## alpha
Design datapath, start of the top module:
module datapath (
    part,
    clock,
    value,
    positive,
    reset,
    counter,
    result
);
clock: 28.0 ns
lec_check: 0
abc_area: 1
cap_margin: 5
core_margin: 2
core_utilization: 72
cts_cluster_diameter: 223
slew_margin: 20
run.sh (not shown) runs the stock make flow with config.mk's settings and CLKGATE_MAP_FILE=.
Status(alpha) = ERROR, stage = global routing
#### Input delta (beta over alpha)
Settings: a change of CAP_MARGIN from 5 to 20; a deleted ABC_AREA that had been 1; a change of CORE_UTILIZATION from 72 to 50; a deleted CTS_CLUSTER_DIAMETER that had been 223; a change of the clock period (ns, I/O delays scaled along) from 28.0 to 36.7.
## What came out
Although it ran to completion, beta produced a layout that fails the final checks because of negative setup slack.
beta gives more synthesized-area fraction occupied by adder cells than alpha did.
Share of synthesized area occupied by flip-flops and latches: beta vs alpha, no meaningful difference
Compare alpha and beta | buffers inserted during post-CTS setup optimization lower: beta
Core utilization at floorplan on beta is down relative to alpha.
Total cell area reported by yosys after synthesis shrinks by a few percent when moving from alpha to beta.
Taking alpha over beta, the gate count after technology mapping ratio works out to 1.17.
Inputs modified between beta and gamma:
Settings: an added ABC_AREA of 1; a change of CORE_UTILIZATION from 50 to 72; a change of the clock period (ns, I/O delays scaled along) from 36.7 to 19.4.
--- outcome ---
Seen in the log of gamma: DPL-0033 during clock tree synthesis, after which the run never completed. Compared with beta, gamma shows a higher placed standard-cell area. Summary of gamma over beta: synthesized area per cell saw a decrease, chip area estimate from yosys synthesis saw an increase, number of instances in the synthesized netlist saw an increase, placeable core area saw a decrease.

========
datapath again, from the RTL that the note above started with.
make LEC_CHECK=0 ABC_AREA=1 CAP_MARGIN=5 CORE_MARGIN=2 CORE_UTILIZATION=71 CTS_CLUSTER_DIAMETER=224 CTS_CLUSTER_SIZE=31 SLEW_MARGIN=20 finish   # period 37.2 ns
==> next run, changes <==
Settings changed: ABC_AREA 1 to not set, CAP_MARGIN 5 to 20, CTS_CLUSTER_DIAMETER 224 to 38.
Effect: Now the flow produced a layout that fails on negative setup slack. Final area increases by 9.1%. Global-route usage came out higher by 4.4 points. First-iteration DRC count grows by 63%. Count of clock-buffer cells in the layout is unchanged.
==> next run, changes <==
Settings changed: ABC_AREA set to 1, CTS_CLUSTER_DIAMETER 38 to 223, CTS_CLUSTER_SIZE 31 to not set.
Clock period 37.2 ns to 34.3 ns, I/O delays scaled along.
What happened:
- The new run ran to the end with no violations
- hold slack degrades by 0.0062 ns
- cell count went up by 6.7%
- design area falls by 2.8%
- area after synthesis is higher by 4.9%
- setup slack gains 1.7 ns
==> next run, changes <==
Settings changed: ABC_AREA 1 to not set, CORE_UTILIZATION 71 to 40, CTS_CLUSTER_DIAMETER 223 to not set.
Clock period 34.3 ns to 40.9 ns, I/O delays scaled along.
Worst setup slack is better by 0.42 ns.
Via count came out lower by 14%.
Hold slack is worse by 0.027 ns.
Wire length came out lower by 8.8%.
Design area came out lower by 6.5%.
Synthesized cell count came out lower by 14%.
Global-route usage came out lower by 15 points.

========
Setup of tundra:
The RTL this note starts from:
==> flow/design.v <==
module datapath (
    part,
    clock,
    value,
    positive,
    reset,
    counter,
    result
);
    input part;
    input clock;
    input [15:0] value;
    input positive;
    input reset;
    output [15:0] counter;
    output [15:0] result;
    wire [15:0] _65 = 16'b0000000000000000;
    wire [15:0] _64 = 16'b0000000000000000;
    wire _102;
    wire _100;
    wire _101;
    wire _103;
    wire [15:0] _104;
    wire _96;
    wire _92;
    wire _93;
    wire _90;
    wire _91;
    wire _94;
    wire _95;
    wire _97;
    wire [15:0] _98;
    wire _86;
    wire _84;
    wire _81;
    wire _82;
    wire _79;
    wire _80;
    wire _83;
    wire _85;
    wire _87;
    wire [15:0] _88;
    wire [41:0] _73 = 42'b000000000000000000000010100011110101110001;
    wire [25:0] _71 = 26'b00000000000000000000000000;
    wire [41:0] _72;
    wire [83:0] _74;
    wire [57:0] _75;
    wire [25:0] _70 = 26'b00000000000000000000000000;
    wire [83:0] _76;
    wire [15:0] _77;
    wire [15:0] _78;
    wire [15:0] _89;
    wire [15:0] _99;
    wire [15:0] _105;
    wire [15:0] _67 = 16'b0000000000000001;
    wire [15:0] _68;
    wire [15:0] _62 = 16'b0000000000000000;
    wire [15:0] _58 = 16'b0000000001100100;
    wire [41:0] _53 = 42'b000000000000000000000010100011110101110001;
    wire [25:0] _51 = 26'b00000000000000000000000000;
    wire [41:0] _52;
    wire [83:0] _54;
    wire [57:0] _55;
    wire [25:0] _50 = 26'b00000000000000000000000000;
    wire [83:0] _56;
    wire [15:0] _57;
    wire [31:0] _59;
    wire [15:0] _60;
    wire [15:0] _48 = 16'b0000000000110010;
    wire [15:0] _44 = 16'b0000000001100100;
    wire [41:0] _39 = 42'b000000000000000000000010100011110101110001;
    wire [25:0] _37 = 26'b00000000000000000000000000;
    wire [41:0] _38;
    wire [83:0] _40;
    wire [57:0] _41;
    wire [25:0] _36 = 26'b00000000000000000000000000;
    wire [83:0] _42;
    wire [15:0] _43;
    wire [31:0] _45;
    wire [15:0] _46;
    wire [15:0] _34;
    wire [15:0] _29 = 16'b0000000001100100;
    wire [41:0] _24 = 42'b000000000000000000000010100011110101110001;
    wire [25:0] _22 = 26'b00000000000000000000000000;
    wire [41:0] _23;
    wire [83:0] _25;
    wire [57:0] _26;
    wire [25:0] _21 = 26'b00000000000000000000000000;
    wire [83:0] _27;
    wire [15:0] _28;
    wire [31:0] _30;
    wire [15:0] _31;
    wire [15:0] _32;
    wire [15:0] _19 = 16'b0000000001100100;
    wire [15:0] _20;
    wire [15:0] _33;
    wire [15:0] _35;
    wire [15:0] _47;
    wire [15:0] _49;
    wire [15:0] _61;
    wire _63;
    wire [15:0] _69;
    wire _2;
    wire [15:0] _106;
    wire [15:0] _107;
    wire [15:0] _3;
    reg [15:0] _66;
    wire vdd = 1'b1;
    wire [15:0] _16 = 16'b0000000000000000;
    wire [15:0] _15 = 16'b0000000000000000;
    wire _6;
    wire [15:0] _137 = 16'b0000000000110010;
    wire [15:0] _133 = 16'b0000000001100100;
    wire [41:0] _128 = 42'b000000000000000000000010100011110101110001;
    wire [25:0] _126 = 26'b00000000000000000000000000;
    wire [41:0] _127;
    wire [83:0] _129;
    wire [57:0] _130;
    wire [25:0] _125 = 26'b00000000000000000000000000;
    wire [83:0] _131;
    wire [15:0] _132;
    wire [31:0] _134;
    wire [15:0] _135;
    wire [15:0] _123;
    wire [15:0] _118 = 16'b0000000001100100;
    wire [41:0] _113 = 42'b000000000000000000000010100011110101110001;
    wire [25:0] _111 = 26'b00000000000000000000000000;
    wire [41:0] _112;
    wire [83:0] _114;
    wire [57:0] _115;
    wire [25:0] _110 = 26'b00000000000000000000000000;
    wire [83:0] _116;
    wire [15:0] _117;
    wire [31:0] _119;
    wire [15:0] _120;
    wire [15:0] _8;
    wire [15:0] _121;
    wire [15:0] _108 = 16'b0000000001100100;
    wire [15:0] _109;
    wire [15:0] _122;
    wire _10;
    wire [15:0] _124;
    wire [15:0] _136;
    wire _12;
    wire [15:0] _138;
    wire [15:0] _13;
    reg [15:0] _18;
    assign _102 = _49 == _62;
    assign _100 = _18 == _62;
    assign _101 = ~ _100;
    assign _103 = _101 & _102;
    assign _104 = _103 ? _67 : _62;
    assign _96 = _49 < _18;
    assign _92 = _49 == _62;
    assign _93 = ~ _92;
    assign _90 = _18 == _62;
    assign _91 = ~ _90;
    assign _94 = _91 & _93;
    assign _95 = _94 & _10;
    assign _97 = _95 & _96;
    assign _98 = _97 ? _67 : _62;
    assign _86 = _18 < _49;
    assign _84 = ~ _10;
    assign _81 = _49 == _62;
    assign _82 = ~ _81;
    assign _79 = _18 == _62;
    assign _80 = ~ _79;
    assign _83 = _80 & _82;
    assign _85 = _83 & _84;
    assign _87 = _85 & _86;
    assign _88 = _87 ? _67 : _62;
    assign _72 = { _71, _8 };
    assign _74 = _72 * _73;
    assign _75 = _74[83:26];
    assign _76 = { _70, _75 };
    assign _77 = _76[15:0];
    assign _78 = _66 + _77;
    assign _89 = _78 + _88;
    assign _99 = _89 + _98;
    assign _105 = _99 + _104;
    assign _68 = _66 + _67;
    assign _52 = { _51, _49 };
    assign _54 = _52 * _53;
    assign _55 = _54[83:26];
    assign _56 = { _50, _55 };
    assign _57 = _56[15:0];
    assign _59 = _57 * _58;
    assign _60 = _59[15:0];
    assign _38 = { _37, _35 };
    assign _40 = _38 * _39;
    assign _41 = _40[83:26];
    assign _42 = { _36, _41 };
    assign _43 = _42[15:0];
    assign _45 = _43 * _44;
    assign _46 = _45[15:0];
    assign _34 = _18 + _32;
    assign _23 = { _22, _8 };
    assign _25 = _23 * _24;
    assign _26 = _25[83:26];
    assign _27 = { _21, _26 };
    assign _28 = _27[15:0];
    assign _30 = _28 * _29;
    assign _31 = _30[15:0];
    assign _32 = _8 - _31;
    assign _20 = _18 + _19;
    assign _33 = _20 - _32;
    assign _35 = _10 ? _34 : _33;
    assign _47 = _35 - _46;
    assign _49 = _12 ? _48 : _47;
    assign _61 = _49 - _60;
    assign _63 = _61 == _62;
    assign _69 = _63 ? _68 : _66;
    assign _2 = part;
    assign _106 = _2 ? _105 : _69;
    assign _107 = _12 ? _62 : _106;
    assign _3 = _107;
    always @(posedge _6) begin
        _66 <= _3;
    end
    assign _6 = clock;
    assign _127 = { _126, _124 };
    assign _129 = _127 * _128;
    assign _130 = _129[83:26];
    assign _131 = { _125, _130 };
    assign _132 = _131[15:0];
    assign _134 = _132 * _133;
    assign _135 = _134[15:0];
    assign _123 = _18 + _121;
    assign _112 = { _111, _8 };
    assign _114 = _112 * _113;
    assign _115 = _114[83:26];
    assign _116 = { _110, _115 };
    assign _117 = _116[15:0];
    assign _119 = _117 * _118;
    assign _120 = _119[15:0];
    assign _8 = value;
    assign _121 = _8 - _120;
    assign _109 = _18 + _108;
    assign _122 = _109 - _121;
    assign _10 = positive;
    assign _124 = _10 ? _123 : _122;
    assign _136 = _124 - _135;
    assign _12 = reset;
    assign _138 = _12 ? _137 : _136;
    assign _13 = _138;
    always @(posedge _6) begin
        _18 <= _13;
    end
    assign counter = _18;
    assign result = _66;
endmodule
Settings: LEC_CHECK=0, ABC_AREA=1, CAP_MARGIN=20, CORE_MARGIN=2, CORE_UTILIZATION=72, PLACE_DENSITY=0.36, SETUP_SLACK_MARGIN=1.02, SLEW_MARGIN=20; clock period 18.1 ns.
Run status, tundra: aborted in clock tree synthesis, error DPL-0033
Input changes introduced in pepper (baseline for comparison: tundra):
# tundra
export LEC_CHECK = 0
export ABC_AREA = 1
export CAP_MARGIN = 20
export CORE_MARGIN = 2
export CORE_UTILIZATION = 72
export PLACE_DENSITY = 0.36
export SETUP_SLACK_MARGIN = 1.02
export SLEW_MARGIN = 20
create_clock -name core_clock -period 18.1 [get_ports {clock}]
# pepper
export LEC_CHECK = 0
export CAP_MARGIN = 20
export CORE_MARGIN = 2
export CORE_UTILIZATION = 27
export SLEW_MARGIN = 20
create_clock -name core_clock -period 40.9 [get_ports {clock}]
## What came out
- Every stage of the flow completed for pepper, and the final layout passed the timing, design-rule and antenna checks.
- In pepper, the mux share of post-synthesis cell area came out 0.52 points above the value in tundra.
- Row number of cell rows: pepper higher / tundra lower
- Sort pepper and tundra by post-detailed-placement cell area asc -> top: pepper
- Number of nets at floorplan, pepper and tundra: lower on pepper
- Summary of pepper over tundra: area of the die has increased; area reported by Yosys stat has decreased.
### pepper -> fjord
# pepper
export LEC_CHECK = 0
export CAP_MARGIN = 20
export CORE_MARGIN = 2
export CORE_UTILIZATION = 27
export SLEW_MARGIN = 20
create_clock -name core_clock -period 40.9 [get_ports {clock}]
# fjord
export LEC_CHECK = 0
export ABC_AREA = 1
export CAP_MARGIN = 20
export CORE_MARGIN = 2
export CORE_UTILIZATION = 50
export CTS_CLUSTER_SIZE = 31
export HOLD_SLACK_MARGIN = 0.3
export SLEW_MARGIN = 20
create_clock -name core_clock -period 23.9 [get_ports {clock}]
==> comparison <==
Going from pepper to fjord, number of cells on the worst reg-to-reg path has increased, hold slack rose 0.016 ns, total wirelength of the detailed-routed design rose 11 mm.
Register-to-register slack ends up lower on fjord.
fjord: non-clock buffer count is 560% higher than what pepper reported.
Between pepper and fjord, the flow reports placeable core area decreasing by more than a quarter.
FAIL: fjord; every other run in fjord and pepper is clean
Nothing crashed in fjord and all stages finished; the problem is that the final layout failed, the offending checks being setup timing.
pepper has a lower count of buffer and inverter cells on the critical path than fjord.

========
== run A ==
RTL: the design.v shown in full above, as it stands there.
clock: 18.1 ns
lec_check: 0
abc_area: 1
cap_margin: 20
core_margin: 2
core_utilization: 72
cts_cluster_size: 10
hold_slack_margin: 0.25
place_density: 0.36
setup_slack_margin: 1.02
slew_margin: 20
Run A did not make it past clock tree synthesis, where a tool error ended it.
> inputs changed (run A -> run B)
- HOLD_SLACK_MARGIN removed (was 0.25)
- CTS_CLUSTER_DIAMETER newly set to 174
- PLACE_DENSITY removed (was 0.36)
- SETUP_SLACK_MARGIN removed (was 1.02)
- CTS_CLUSTER_SIZE changed from 10 to 97
- the clock period (ns, I/O delays scaled along) changed from 18.1 to 38.6
Findings:
- Both conditions hold for run B: the flow ran to the end and the final layout passed the timing, design-rule and antenna checks.
- Re synthesized chip area reported by yosys: no difference whatsoever between run A and run B.
- From run B to run A, die area did not move at all.
- Comparing run B against run A, there is no change at all in floorplan core density.
Inputs modified between run B and run C:
- removing CTS_CLUSTER_SIZE (formerly 97)
- changing CTS_CLUSTER_DIAMETER from 174 to 387
- setting SETUP_SLACK_MARGIN to 2.99 for the first time
- changing the clock period (ns, I/O delays scaled along) from 38.6 to 21.6
==> results <==
Re number of resized instances in the post-cts repair step: run C is 288 up on run B. From run B to run C, total cells reported by yosys after synthesis did not move at all. No final results exist for run C, since it was stopped by error GRT-0116 during global routing. Final estimated routing congestion in global placement: run C > run B. Comparing run C with run B, the quantity of I/O buffers inserted on ports came out essentially unchanged. In the flow results for run C and run B, the worst slack at placement is larger on run B.
#### Input delta (run D over run C)
- a change of CORE_UTILIZATION from 72 to 40
- a deleted ABC_AREA that had been 1
- a deleted SETUP_SLACK_MARGIN that had been 2.99
- a deleted CTS_CLUSTER_DIAMETER that had been 387
- a change of the clock period (ns, I/O delays scaled along) from 21.6 to 35.4
==> results <==
Going from run C to run D, number of cells produced by synthesis now sits lower, placed standard-cell area went down about 6%. Pre-CTS worst setup slack ended up 8030 ps higher on run D than on run C. For detailed placement HPWL, dividing the value from run D by the value from run C gives 0.803. Compared to run C, run D has post-synthesis share of cell area spent on and, or, nand and nor gates 4.5 points lower. NOTE final RePlAce weighted congestion run C->run D decreased by a few percent. The synthesized area per cell of run D is higher than that of run C. Of run D and run C, only run C fails to reach the end of the flow. STATUS run=run D STAGES=ALL_DONE FINAL_CHECKS=FAILED CAUSE=setup timing. Status: run C FAILED at global routing (tool error). Floorplan die area: lower on run C. Sequential fraction of the synthesis area: run D vs run C — no meaningful difference.

========
Starts from the design.v that is shown in full above.
export LEC_CHECK = 0
export ABC_AREA = 1
export CAP_MARGIN = 5
export CORE_MARGIN = 2
export CORE_UTILIZATION = 72
export CTS_CLUSTER_DIAMETER = 224
export CTS_CLUSTER_SIZE = 71
export HOLD_SLACK_MARGIN = -0.1
export MAX_ROUTING_LAYER = met4
export SETUP_SLACK_MARGIN = 5.0
export SLEW_MARGIN = 20
export TNS_END_PERCENT = 35
create_clock -name core_clock -period 37.2 [get_ports {clock}]
The baseline ran to the end with no violations.
Next try:
==> flow/config.mk (replaced) <==
export PLATFORM = sky130hd
export DESIGN_NAME = datapath
export DESIGN_NICKNAME = datapath
export VERILOG_FILES = /design/flow/design.v
export SDC_FILE = /design/flow/constraint.sdc
export NUM_CORES = 4
export LEC_CHECK = 0
export ABC_AREA = 1
export CAP_MARGIN = 20
export CORE_MARGIN = 2
export CORE_UTILIZATION = 72
export CTS_CLUSTER_DIAMETER = 192
export CTS_CLUSTER_SIZE = 31
export MAX_ROUTING_LAYER = met4
export SLEW_MARGIN = 20
Effect: The changed run finished clean. Worst setup slack gets worse by 0.44 ns. Worst hold slack is about the same. Sequential share of layout area went up by 0.21 points. Flip-flop count stays the same.
Next try:
--- a/flow/config.mk
+++ b/flow/config.mk
@@ -10,6 +10,5 @@
 export CORE_MARGIN = 2
 export CORE_UTILIZATION = 72
-export CTS_CLUSTER_DIAMETER = 192
-export CTS_CLUSTER_SIZE = 31
-export MAX_ROUTING_LAYER = met4
+export CTS_CLUSTER_DIAMETER = 387
+export PLACE_DENSITY = 0.4
 export SLEW_MARGIN = 20
==> flow/constraint.sdc (replaced) <==
create_clock -name core_clock -period 21.6 [get_ports {clock}]
set_input_delay 4.3200 -clock core_clock [delete_from_list [all_inputs] [get_ports {clock}]]
set_output_delay 4.3200 -clock core_clock [all_outputs]
set_load 0.01 [all_outputs]
Effect:
- Now the flow failed in global routing (5_1_grt)
- synthesized area stays the same
- synthesized cell count stays the same
- die area does not change
Next try:
--- a/flow/config.mk
+++ b/flow/config.mk
@@ -6,9 +6,6 @@
 export NUM_CORES = 4
 export LEC_CHECK = 0
-export ABC_AREA = 1
 export CAP_MARGIN = 20
 export CORE_MARGIN = 2
-export CORE_UTILIZATION = 72
-export CTS_CLUSTER_DIAMETER = 387
-export PLACE_DENSITY = 0.4
+export CORE_UTILIZATION = 40
 export SLEW_MARGIN = 20
==> flow/constraint.sdc (replaced) <==
create_clock -name core_clock -period 42.0 [get_ports {clock}]
set_input_delay 8.4000 -clock core_clock [delete_from_list [all_inputs] [get_ports {clock}]]
set_output_delay 8.4000 -clock core_clock [all_outputs]
set_load 0.01 [all_outputs]
What happened: With this change the flow produced a clean layout; synthesized cell count goes down by 14%; die area goes up by 70%; synthesized area goes down by 4.7%.
